Setup of run A:
// AudDSP
module AudDSP (
    input i_rst_n,
    input i_clk,
    input i_start,  
    input i_pause,  
    input [2:0] i_speed,
    input i_is_slow,
    input i_slow_mode,
    input i_daclrck,                
    input signed [15:0] i_sram_data,
    input [19:0] i_sram_stop_addr,  
    output signed [15:0] o_dac_data,
    output o_en,                    
    output o_is_pause,
    output [19:0] o_sram_addr
);
Settings: LEC_CHECK=0, ABC_AREA=1, CAP_MARGIN=0, CORE_ASPECT_RATIO=0.86, CORE_MARGIN=2, CORE_UTILIZATION=72, CTS_CLUSTER_DIAMETER=351, CTS_CLUSTER_SIZE=40, GPL_TIMING_DRIVEN=1, HOLD_SLACK_MARGIN=-0.09, MAX_ROUTING_LAYER=met4, PLACE_DENSITY_LB_ADDON=0.01, SETUP_SLACK_MARGIN=4.66, SLEW_MARGIN=20, TNS_END_PERCENT=35; clock period 48.7 ns.
run.sh (not shown) runs the stock make flow with config.mk's settings and CLKGATE_MAP_FILE=.
Run A terminated abnormally: global routing reported GRT-0232.
Modified inputs, run B compared to run A
Settings: changing CAP_MARGIN from 0 to 20; removing CTS_CLUSTER_SIZE (formerly 40); removing CORE_ASPECT_RATIO (formerly 0.86); changing CORE_UTILIZATION from 72 to 70; removing GPL_TIMING_DRIVEN (formerly 1); removing SETUP_SLACK_MARGIN (formerly 4.66); removing MAX_ROUTING_LAYER (formerly met4); removing TNS_END_PERCENT (formerly 35); removing PLACE_DENSITY_LB_ADDON (formerly 0.01); changing CTS_CLUSTER_DIAMETER from 351 to 228; changing the clock period (ns, I/O delays scaled along) from 48.7 to 45.6.
--- outcome ---
Layout checks on run B: not met. Flow itself completed; violations: setup timing. Compared with run A, run B shows a higher chip height. Compared with run A, in run B worst slack at placement increased by 850 ps relative to the old numbers; total number of clock tree sinks closely matched the old numbers. Run A → run B: horizontal die dimension now sits lower; routability congestion estimate from global placement now sits lower; die outline area shows an increase of 0.0013 mm².
For run C, these inputs were changed with respect to run B:
Settings: CTS_CLUSTER_SIZE now 98, previously not set; HOLD_SLACK_MARGIN no longer set, was -0.09; CTS_CLUSTER_DIAMETER now 372, was 228; CORE_UTILIZATION now 63, was 70; the clock period (ns, I/O delays scaled along) now 53.8, was 45.6.
Run C: done, clean on timing, DRC and antenna
Going from run B to run C, via count went down 13%; setup slack after layout went up 5420 ps; layout overhead on the synthesized area went down 12 points.
o_data_r[15]$_DFFE_PN0P_ as the worst setup path endpoint was reported by run C, and o_data_r[14]$_DFFE_PN0P_ by run B.
Run C vs run B — peak fanout along the critical path climbed by a few percent
Run C against run B; final standard cell area without fillers is down by a little under 10%.
In the tables for run C and run B, number of global-route vias before repair reads higher with run B.
In the tables for run C and run B, worst slew slack as a fraction of its limit reads higher with run C.
Delta (run C minus run B): instance area after placement fell 0.0016 mm², sequential share of cell area now larger, clock-buffer cell count down 1, share of the cycle needed by the critical path after routing decreased 11 points.
> inputs changed (run C -> run D)
Settings: TNS_END_PERCENT now 5, previously not set; CTS_CLUSTER_SIZE now 100, was 98; CORE_UTILIZATION now 58, was 63; CTS_CLUSTER_DIAMETER now 376, was 372; the clock period (ns, I/O delays scaled along) now 48.9, was 53.8.
Between run C and run D, the period utilization is lower for run C. Run D vs. run C: number of antenna cells inserted increased by 1 relative to the old numbers; relative area of non-clock buffer cells in the final design increased by 2.1 points relative to the old numbers; cell total in the yosys stat output closely matched the old numbers; overall routed net length increased by 2800 µm relative to the old numbers.

## run 1
Starting RTL as in the previous note.
Settings: LEC_CHECK=0, ABC_AREA=1, CAP_MARGIN=20, CELL_PAD_IN_SITES_DETAIL_PLACEMENT=2, CELL_PAD_IN_SITES_GLOBAL_PLACEMENT=1, CORE_ASPECT_RATIO=0.58, CORE_MARGIN=6, CORE_UTILIZATION=40, CTS_CLUSTER_DIAMETER=379, CTS_CLUSTER_SIZE=58, GPL_ROUTABILITY_DRIVEN=1, GPL_TIMING_DRIVEN=0, MAX_ROUTING_LAYER=met4, SETUP_SLACK_MARGIN=5.0, SLEW_MARGIN=0, TNS_END_PERCENT=45; clock period 117.0 ns.
Run 1 did not finish; a tool error ended it in detailed placement (3_5_place_dp).
For run 2, these inputs were changed with respect to run 1:
==> flow/config.mk <==
export PLATFORM = sky130hd
export DESIGN_NAME = AudDSP
export DESIGN_NICKNAME = AudDSP
export VERILOG_FILES = /design/flow/design.v
export SDC_FILE = /design/flow/constraint.sdc
export NUM_CORES = 4
export LEC_CHECK = 0
export ABC_AREA = 1
export CAP_MARGIN = 20
export CORE_MARGIN = 2
export CORE_UTILIZATION = 65
export SLEW_MARGIN = 20
export TNS_END_PERCENT = 30
==> flow/constraint.sdc <==
create_clock -name core_clock -period 50.6 [get_ports {i_clk}]
set_input_delay 10.1200 -clock core_clock [delete_from_list [all_inputs] [get_ports {i_clk}]]
set_output_delay 10.1200 -clock core_clock [all_outputs]
set_load 0.01 [all_outputs]
## What came out
- Run 2 went all the way through synthesis, placement and routing and the layout is clean on timing, DRC and antenna.
- Run 1 → run 2: compound-cell area share of the yosys netlist shows no meaningful change, cell total in the yosys stat output shows no meaningful change, overall die height shows a reduction of 0.60%, number of placement rows shows an increase of about 3.8%, synthesized area shows no meaningful change.
- Reported for run 1 and run 2, area reported by Yosys stat turned out identical to the last digit.
- Run 2 vs run 1 on starting density of the core: run 2 is the higher one.
- Die size down 41% in run 2 wrt run 1
Changes in run 3 relative to run 2:
-- flow/config.mk --
<<< run 2, line 7
export LEC_CHECK = 0
export ABC_AREA = 1
export CAP_MARGIN = 20
>>> run 3, line 7
export LEC_CHECK = 0
export CAP_MARGIN = 20
<<< run 2, line 12
export SLEW_MARGIN = 20
export TNS_END_PERCENT = 30
>>> run 3, line 11
export SLEW_MARGIN = 20
==> flow/constraint.sdc <==
create_clock -name core_clock -period 87.7 [get_ports {i_clk}]
set_input_delay 17.5400 -clock core_clock [delete_from_list [all_inputs] [get_ports {i_clk}]]
set_output_delay 17.5400 -clock core_clock [all_outputs]
set_load 0.01 [all_outputs]
[summary]
- Flip-flop count: run 2 vs run 3 identical
- Going from run 2 to run 3, the die area was shrunk.
- For post-synthesis cell count from yosys, dividing the value from run 2 by the value from run 3 gives 1.5.
- Wire length, run 3 and run 2, lower one = run 3.
- Going from run 2 to run 3, the routed wire length on met2 was found to have gone down by 7200 um.
- dfrtp_4 as the cell type of the slowest stage on the worst timing path was reported by run 2, and or4_1 by run 3.
- Setup slack in run 3 vs run 2: up 2.73 ns
- Between run 2 and run 3, the clock skew figures differ only marginally.
[inputs] run 4 vs run 3
-- flow/config.mk --
<<< run 3, line 9
export CORE_MARGIN = 2
export CORE_UTILIZATION = 65
export SLEW_MARGIN = 20
>>> run 4, line 9
export CORE_MARGIN = 2
export CORE_UTILIZATION = 40
export SLEW_MARGIN = 20
==> flow/constraint.sdc <==
create_clock -name core_clock -period 100.0 [get_ports {i_clk}]
set_input_delay 20.0000 -clock core_clock [delete_from_list [all_inputs] [get_ports {i_clk}]]
set_output_delay 20.0000 -clock core_clock [all_outputs]
set_load 0.01 [all_outputs]
--- outcome ---
The worst setup slack before clock tree synthesis reported for run 4 is greater than that of run 3 by 12.37 ns.
Compared with run 3, run 4 shows a insertion delay to the later sink of the worst-skew pair that is 0.02 ns lower.
Run 3 -> run 4: instance count after placement with tap cells included increased by a little under 10%
Relative to run 3, the post-layout period usage of the worst path of run 4 is lower by 8.1 points.
Looking at data required time of the worst path, run 4 sits 12.28 ns above run 3.
Run 4 did not stop at any stage, and its layout met the timing, design-rule and antenna checks.
When run 4 is set beside run 3, its maximum frequency turns out to be about 4% smaller.
Of run 3 and run 4, the run reporting the higher arrival time at the worst endpoint was run 4.
Changes in run 5 relative to run 4:
-- flow/config.mk --
<<< run 4, line 7
export LEC_CHECK = 0
export CAP_MARGIN = 20
export CORE_MARGIN = 2
export CORE_UTILIZATION = 40
export SLEW_MARGIN = 20
>>> run 5, line 7
export LEC_CHECK = 0
export CAP_MARGIN = 0
export CORE_ASPECT_RATIO = 0.5
export CORE_MARGIN = 2
export CORE_UTILIZATION = 46
export SLEW_MARGIN = 20
Run 5: flow completed, timing, DRC and antenna clean. Re multiplexer area fraction after synthesis: no difference whatsoever between run 4 and run 5. Against run 4, detailed-routing wirelength on met1 in run 5 rose slightly. Between run 4 and run 5, the cell count went down.

Starting RTL as in the previous note.
export LEC_CHECK = 0
export ABC_AREA = 1
export CAP_MARGIN = 20
export CORE_MARGIN = 2
export CORE_UTILIZATION = 65
export CTS_CLUSTER_DIAMETER = 298
export MAX_ROUTING_LAYER = met4
export PLACE_DENSITY_LB_ADDON = 0.02
export SETUP_SLACK_MARGIN = 5.0
export SLEW_MARGIN = 20
export TNS_END_PERCENT = 5
create_clock -name core_clock -period 49.1 [get_ports {i_clk}]
Change:
ABC_AREA = default   (was 1)
CORE_UTILIZATION = 45   (was 65)
CTS_CLUSTER_DIAMETER = default   (was 298)
MAX_ROUTING_LAYER = default   (was met4)
PLACE_DENSITY_LB_ADDON = default   (was 0.02)
SETUP_SLACK_MARGIN = default   (was 5.0)
TNS_END_PERCENT = default   (was 5)
clock period = 48.7 ns   (was 49.1 ns; I/O delays follow)
The changed run completed and failed the layout checks on setup timing; worst hold slack improves by 0.011 ns; wire length climbs by a little under a tenth; worst setup slack is worse by 16 ns; final cell count goes down by a few percent.
Change:
ABC_AREA = 1   (was default)
CORE_UTILIZATION = 70   (was 45)
CTS_CLUSTER_DIAMETER = 375   (was default)
CTS_CLUSTER_SIZE = 49   (was default)
MAX_ROUTING_LAYER = met4   (was default)
This time the run completed without violations.
Die size came out lower by 23%.
Clock-buffer cell count does not change.
Routed wire length came out lower by about 15%.
Global-route usage came out higher by 4.5 points.
Via count came out higher by about 0.8%.
Cell count came out higher by about 0.35%.
Worst hold slack is better by 0.018 ns.
Cell area came out lower by about 20%.
Utilization came out higher by 3.1 points.
Change:
CAP_MARGIN = 0   (was 20)
CORE_ASPECT_RATIO = 0.86   (was default)
CORE_UTILIZATION = 72   (was 70)
CTS_CLUSTER_DIAMETER = 351   (was 375)
GPL_TIMING_DRIVEN = 1   (was default)
HOLD_SLACK_MARGIN = -0.09   (was default)
PLACE_DENSITY_LB_ADDON = 0.01   (was default)
SETUP_SLACK_MARGIN = 2.18   (was default)
TNS_END_PERCENT = 35   (was default)
After rerunning: With this change the flow died in 5_1_grt on GRT-0232; area after synthesis does not change; die area fell by about 2.7%; synthesized cell count is unchanged.

nickel:
Starting RTL as in the previous note.
export LEC_CHECK = 0
export CAP_MARGIN = 20
export CORE_ASPECT_RATIO = 0.5
export CORE_MARGIN = 2
export CORE_UTILIZATION = 40
export CTS_CLUSTER_DIAMETER = 268
export CTS_CLUSTER_SIZE = 98
export GPL_TIMING_DRIVEN = 0
export PLACE_DENSITY_LB_ADDON = 0.08
export SLEW_MARGIN = 20
export TNS_END_PERCENT = 25
create_clock -name core_clock -period 100.0 [get_ports {i_clk}]
> inputs changed (nickel -> quartz)
Settings: a deleted PLACE_DENSITY_LB_ADDON that had been 0.08; a deleted CTS_CLUSTER_DIAMETER that had been 268; an added HOLD_SLACK_MARGIN of 0.3; a deleted CTS_CLUSTER_SIZE that had been 98; a deleted GPL_TIMING_DRIVEN that had been 0; a change of SLEW_MARGIN from 20 to 5; a deleted TNS_END_PERCENT that had been 25; a change of CORE_UTILIZATION from 40 to 23.
Findings:
- Relative to nickel, total non-filler cell area in the finished layout has increased by about 1.2% in quartz.
- Delta (quartz minus nickel): detailed-routing wirelength on met1 went down by about 6.4%.
- Going from nickel to quartz, total global-route track usage shrinks by 12 points.
- Relative to nickel, hold slack increased by 0.0057 ns in quartz.
Input changes introduced in tundra (baseline for comparison: quartz):
Settings: clearing CORE_ASPECT_RATIO, which used to be 0.5; putting GPL_ROUTABILITY_DRIVEN at 0 where nothing was set; putting CELL_PAD_IN_SITES_DETAIL_PLACEMENT at 2 where nothing was set; swapping 23 for 40 in CORE_UTILIZATION; clearing HOLD_SLACK_MARGIN, which used to be 0.3; swapping 5 for 35 in SLEW_MARGIN.
## What came out
In the summary table, tundra is marked failed, with error ODB-0269 raised in global routing. Measured against tundra, the detailed placement HPWL of quartz comes out at 0.60 times the reference value. Total core area of tundra falls short of that of quartz by more than a quarter. tundra improves on quartz in overall chip area.
Input-level comparison between willow and tundra:
Settings: a change of SLEW_MARGIN from 35 to 20; a deleted CELL_PAD_IN_SITES_DETAIL_PLACEMENT that had been 2; an added PLACE_DENSITY of 0.59; a deleted GPL_ROUTABILITY_DRIVEN that had been 0; an added CTS_CLUSTER_DIAMETER of 43; a change of CORE_UTILIZATION from 40 to 68; a change of CAP_MARGIN from 20 to 30.
- Compare tundra and willow | core utilization before placement higher: willow
- Synthesized cell count came out exactly the same in tundra and willow.
- Changes observed in willow relative to tundra: buffers inserted during post-CTS setup optimization neither gained nor lost much; die size fell by 29000 um^2.
- tundra → willow: die boundary height fell by 62 um, site row count fell by 23%, cell count after placement fell by 8.3%, and-or/or-and share of the synthesized area stayed essentially flat.
- Measured against willow, the HPWL reported at the end of detailed placement of tundra comes out at 1.6 times the reference value.
- willow went all the way through synthesis, placement and routing and the layout is clean on timing, DRC and antenna.
- Between tundra and willow, post-detailed-placement cell area is higher for tundra, willow comes in under that.
